## Full_DCT
module Full_DCT(input clk,wr_1,wr_2,reset,
           input [11:0]a0,a1,a2,a3,a4,a5,a6,a7,
           output signed[11:0]b0,b1,b2,b3,b4,b5,b6,b7);
clock: 11.9 ns
lec_check: 0
cap_margin: 20
core_margin: 2
core_utilization: 68
cts_cluster_diameter: 227
max_routing_layer: met4
setup_slack_margin: 2.23
slew_margin: 20
run.sh (not shown) runs the stock make flow with config.mk's settings and CLKGATE_MAP_FILE=.
The first run never finished: it broke off in global routing with ODB-0269.
Then changed:
- CORE_UTILIZATION: 68 -> 58
- CTS_CLUSTER_DIAMETER: 227 -> default
- MAX_ROUTING_LAYER: met4 -> default
- SETUP_SLACK_MARGIN: 2.23 -> default
- clock period: 11.9 -> 13.9 ns (I/O delays scaled with it)
Outcome:
- This time the run passed the timing, design-rule and antenna checks
- die size climbs by 17%
- synthesized area is unchanged
- synthesized cell count does not change
Then changed:
- CORE_UTILIZATION: 58 -> 44
- clock period: 13.9 -> 7.56 ns (I/O delays scaled with it)
This time the run produced a layout that fails on negative setup slack.
Final cell count increases by 22%.
Synthesized area does not change.
Via count rose by 8.4%.
Design area climbs by 19%.
Sequential cell count stays the same.
Setup slack is worse by 4.3 ns.
Utilization drops by 6.4 points.
Hold slack is better by 0.061 ns.
Global-route usage is lower by 7.1 points.
Routed wire length went up by about 6%.
Then changed:
- ABC_AREA: default -> 1
- CORE_UTILIZATION: 44 -> 68
- CTS_CLUSTER_DIAMETER: default -> 210
- MAX_ROUTING_LAYER: default -> met4
- clock period: 7.56 -> 7.12 ns (I/O delays scaled with it)
With this change the flow did not get past global routing with GRT-0116; area after synthesis increases by 3.5%; synthesized cell count increases by 20%; die size decreases by 33%.

* * *

Full_DCT again, from the RTL that the note above started with.
## Full_DCT
module Full_DCT(input clk,wr_1,wr_2,reset,
           input [11:0]a0,a1,a2,a3,a4,a5,a6,a7,
           output signed[11:0]b0,b1,b2,b3,b4,b5,b6,b7);
Settings: LEC_CHECK=0, CAP_MARGIN=20, CORE_MARGIN=2, CORE_UTILIZATION=40, CTS_CLUSTER_DIAMETER=270, MAX_ROUTING_LAYER=met4, SLEW_MARGIN=20; clock period 15.0 ns.
Rerun with:
Settings changed: CORE_UTILIZATION 40 to 65, CTS_CLUSTER_DIAMETER 270 to default, MAX_ROUTING_LAYER met4 to default, SETUP_SLACK_MARGIN from default to -0.83.
Clock period 15.0 ns to 10.4 ns, I/O delays scaled along.
Outcome: The new run ended with an error in 5_1_grt, error GRT-0116. Synthesized cell count does not change. Die size falls by about 40%. Synthesized area is unchanged.
Rerun with:
Settings changed: CORE_UTILIZATION 65 to 57, SETUP_SLACK_MARGIN -0.83 to 2.23.
Clock period 10.4 ns to 11.9 ns, I/O delays scaled along.
Effect:
- The new run ran to the end with violations: negative setup slack
- synthesized cell count is unchanged
- die area goes up by 14%
- synthesized area is unchanged
Rerun with:
Settings changed: CORE_UTILIZATION 57 to 40, SETUP_SLACK_MARGIN 2.23 to default.
Clock period 11.9 ns to 14.5 ns, I/O delays scaled along.
This time the run completed with no timing, DRC or antenna violations.
Via count came out lower by 10%.
Worst hold slack improves by 0.018 ns.
Register-to-register slack improves by 1.2 ns.

* * *

## north
The RTL this note starts from:
==> flow/design.v <==
module DCT(input clk,
           input signed[11:0]a0,a1,a2,a3,a4,a5,a6,a7,
           output reg signed[11:0]b0,b1,b2,b3,b4,b5,b6,b7);
  wire [11:0] c1 = 12'b011111011000;
  wire [11:0] c2 = 12'b011101100100;
  wire [11:0] c3 = 12'b011010100110;
  wire [11:0] c4 = 12'b010110101000;
  wire [11:0] c5 = 12'b010001110001;
  wire [11:0] c6 = 12'b001100001111;
  wire [11:0] c7 = 12'b000110001111;
  wire signed [11:0] f07,f0_7,f16,f1_6,f25,f2_5,f34,f3_4;
  wire signed [11:0] f0734,f07_34,f1625,f16_25;
  wire signed [11:0] sum,diff;
  wire signed [11:0] x0,x1,x2,x3,x4,x5,x6,x7;
  wire signed[23:0]m8,m9,m10,m11,m12,m13,m14,m15,m16,m17,m18,m19,m20,m21,m22,m23,m24,m25,m26,m27;
  wire signed [23:0] m0,m1,m2,m3,m4,m5,m6,m7;
  reg [11:0] r0[7:0],r1[7:0],r2[7:0],r3[7:0],r4[7:0],r5[7:0],r6[7:0],r7 [7:0];
  wire [2:0] count = 0;
  add_sub B1(f07,f0_7,a0,a7);
  add_sub B2(f16,f1_6,a1,a6);
  add_sub B3(f25,f2_5,a2,a5);
  add_sub B4(f34,f3_4,a3,a4);
  add_sub B5(f0734,f07_34,f07,f34);
  add_sub B6(f1625,f16_25,f16,f25);
  add_sub B7(sum,diff,f0734,f1625);
  multiplier M1(m0,sum,c4);
  multiplier M2(m4,diff,c4);
  multiplier M3(m8,f07_34,c2);
  multiplier M4(m9,f16_25,c6);
  assign m2 = m8+m9;
  multiplier M5(m10,f07_34,c6);
  multiplier M6(m11,f16_25,c2);
  assign m6 = m10-m11;
  multiplier M7(m12,f0_7,c1);
  multiplier M8(m13,f0_7,c3);
  multiplier M9(m14,f0_7,c5);
  multiplier M10(m15,f0_7,c7);
  multiplier M11(m16,f1_6,c1);
  multiplier M12(m17,f1_6,c3);
  multiplier M13(m18,f1_6,c5);
  multiplier M14(m19,f1_6,c7);
  multiplier M15(m20,f2_5,c1);
  multiplier M16(m21,f2_5,c3);
  multiplier M17(m22,f2_5,c5);
  multiplier M18(m23,f2_5,c7);
  multiplier M19(m24,f3_4,c1);
  multiplier M20(m25,f3_4,c3);
  multiplier M21(m26,f3_4,c5);
  multiplier M22(m27,f3_4,c7);
  assign m1 = m12+m17+m22+m27;
  assign m3 = m13-m19-m20-m26;
  assign m5 = m14-m16+m23+m25;
  assign m7 = m15-m18+m21-m24;
  assign x0 = m0>>12;
  assign x1 = m1>>12;
  assign x2 = m2>>12;
  assign x3 = m3>>12;  
  assign x4 = m4>>12;
  assign x5 = m5>>12;
  assign x6 = m6>>12;
  assign x7 = m7>>12;
  always @(posedge clk)begin
    {b0,b1,b2,b3,b4,b5,b6,b7} <= {x0,x1,x2,x3,x4,x5,x6,x7};
  end
endmodule
module add_sub(
  output reg [11:0] sum,diff,                                           
  input [11:0] x,y                                                      
    );
always @(x or y)
begin
  sum=x+y;
  diff=x-y;
end
endmodule
module multiplier(
  output reg [23:0]out,
  input signed[11:0] x,y
);
  always @(x,y)begin
    out = x*y;
  end
endmodule
module block_mem(input clk,reset,wr,
		 input [11:0] in1,in2,in3,in4,in5,in6,in7,in8,
                 output reg [11:0] out0,out1,out2,out3,out4,out5,out6,out7
		);
  reg [11:0] mem_block[63:0];
reg [2:0] x,y;
  always@(posedge clk)
begin
	if(reset)
	begin
		x=0;
		y=0;
	end
	else if(wr==1)
	begin
      mem_block[(x*8)+0]<= in1;
      mem_block[(x*8)+1]<= in2;
      mem_block[(x*8)+2]<= in3;
      mem_block[(x*8)+3]<= in4;
      mem_block[(x*8)+4]<= in5;
      mem_block[(x*8)+5]<= in6;
      mem_block[(x*8)+6]<= in7;
      mem_block[(x*8)+7]<= in8;
		x<=x+1;
	end
  else if(wr==1'b0)
	begin
		out0 <=mem_block[y];
      out1 <=mem_block[8+y];
      out2 <=mem_block[16+y];
      out3 <=mem_block[24+y];
      out4 <=mem_block[32+y];
      out5 <=mem_block[40+y];
      out6 <=mem_block[48+y];
      out7 <=mem_block[56+y];
		y<= y+1;
	end
end
endmodule
module Full_DCT(input clk,wr_1,wr_2,reset,
           input [11:0]a0,a1,a2,a3,a4,a5,a6,a7,
           output signed[11:0]b0,b1,b2,b3,b4,b5,b6,b7);
  wire [11:0] r0,r1,r2,r3,r4,r5,r6,r7;
  DCT uut(clk,a0,a1,a2,a3,a4,a5,a6,a7,r0,r1,r2,r3,r4,r5,r6,r7);
  reg [11:0] R0,R1,R2,R3,R4,R5,R6,R7;
  wire [11:0] m10,m11,m12,m13,m14,m15,m16,m17;
  wire [11:0] m20,m21,m22,m23,m24,m25,m26,m27;
  reg dwr_1,dwr_2;
  always @(posedge clk)begin
    dwr_1 <= wr_1;
  end
  block_mem M1(clk,reset,dwr_1,
               r0,r1,r2,r3,r4,r5,r6,r7,
		       m10,m11,m12,m13,m14,m15,m16,m17
		      );
  always @(*) begin
    case(dwr_1)
      1'b0 : begin
            R0 = m10;
            R1 = m11;
            R2 = m12;
            R3 = m13;
            R4 = m14;
            R5 = m15;
            R6 = m16;
            R7 = m17;
      end
      default :begin
            R0 = 0;
            R1 = 0;
            R2 = 0;
            R3 = 0;
            R4 = 0;
            R5 = 0;
            R6 = 0;
            R7 = 0;
      end
      endcase
  end
  DCT uut1(clk,R0,R1,R2,R3,R4,R5,R6,R7,b0,b1,b2,b3,b4,b5,b6,b7);
endmodule
==> flow/config.mk <==
export PLATFORM = sky130hd
export DESIGN_NAME = Full_DCT
export DESIGN_NICKNAME = Full_DCT
export VERILOG_FILES = /design/flow/design.v
export SDC_FILE = /design/flow/constraint.sdc
export NUM_CORES = 4
export LEC_CHECK = 0
export CAP_MARGIN = 20
export CORE_ASPECT_RATIO = 0.53
export CORE_MARGIN = 2
export CORE_UTILIZATION = 70
export CTS_CLUSTER_SIZE = 34
export PLACE_DENSITY_LB_ADDON = 0.0
export SETUP_SLACK_MARGIN = 2.85
export SLEW_MARGIN = 20
==> flow/constraint.sdc <==
create_clock -name core_clock -period 10.1 [get_ports {clk}]
set_input_delay 2.0200 -clock core_clock [delete_from_list [all_inputs] [get_ports {clk}]]
set_output_delay 2.0200 -clock core_clock [all_outputs]
set_load 0.01 [all_outputs]
north did not finish; a tool error ended it in global routing (5_1_grt).
The inputs of south differ from those of north as listed below.
- removing PLACE_DENSITY_LB_ADDON (formerly 0.0)
- removing CTS_CLUSTER_SIZE (formerly 34)
- removing SETUP_SLACK_MARGIN (formerly 2.85)
- removing CORE_ASPECT_RATIO (formerly 0.53)
- changing CORE_UTILIZATION from 70 to 23
- changing the clock period (ns, I/O delays scaled along) from 10.1 to 14.5
### Flow results
Number of nets in the synthesized netlist came out exactly the same in south and north. From south to north, fraction of the mapped netlist area in simple logic gates did not move at all. Worst slack at placement: south > north. north → south: number of resized instances in the post-cts repair step now smaller, number of register bits inferred by synthesis saw little to no change, post-detailed-placement half-perimeter wirelength down 23%, cell total after placement went up 3,285, sequential cell area fraction in the yosys report comparable. south finished every stage and its layout cleared the timing, design-rule and antenna checks. Stage in which a tool error killed north: global routing (5_1_grt).
Setup changes, south to east
- changing CORE_UTILIZATION from 23 to 40
- changing the clock period (ns, I/O delays scaled along) from 14.5 to 15.0
Findings:
- Data required time at the worst endpoint: east vs south up 0.40 ns
- Height of the chip: east < south
- Looking at worst max-slew margin expressed relative to the limit, east sits 4.2 points lower than south does.
- Setup slack: east more than south
- east vs. south: final cell count down 4,176, global-route usage up 9.1 points, flop share of the area up 0.66 points, standard cell core area down 43%.
- Via count: south and east compared, higher one is south
Input-level comparison between west and east:
- CORE_UTILIZATION changed from 40 to 72
- CTS_CLUSTER_DIAMETER newly set to 98
- the clock period (ns, I/O delays scaled along) changed from 15.0 to 10.3
## What came out
What ended west was a tool error in global routing (5_1_grt); the run never finished.
west -> east: area after synthesis delta 0, exact match
NOTE area of the core region east->west decreased by more than a quarter
Compared with east, west shows vertical die dimension that has gone down by more than a quarter.
Of west and east, the lower number of buffers inserted to repair setup after CTS belongs to east.
| cell row count | lower: west |
west reports a higher starting density of the core than east does.
west against east: share of synthesized registers carrying an async set or reset held; number of clock buffers inserted by TritonCTS moved down; area figure in the yosys stat output comparable; pre-CTS setup slack has decreased.
Taking east over west, the half-perimeter wire length after detailed placement ratio works out to 0.808.
diff inputs: west => middle
- a deleted CTS_CLUSTER_DIAMETER that had been 98
- a change of CORE_UTILIZATION from 72 to 9
- a change of the clock period (ns, I/O delays scaled along) from 10.3 to 19.7
Findings:
Effective utilization at floorplan: middle < west. middle completed every stage of the flow, and the final layout passed the timing, design-rule and antenna checks. middle: total clock buffers created by CTS higher than west. Diff west -> middle: floorplan row count +about 180%, synthesized cell count ~0 delta, half-perimeter wire length after placement -about 10%. On netlist area before placement, middle tracks west almost exactly. Cell area reported after detailed placement of middle exceeds that of west slightly. Reported for middle and west, level count of the clock H-tree turned out identical to the last digit. Taking west as the reference, in middle die size went up 1.6 mm², total instance count after detailed placement went up 17,692.
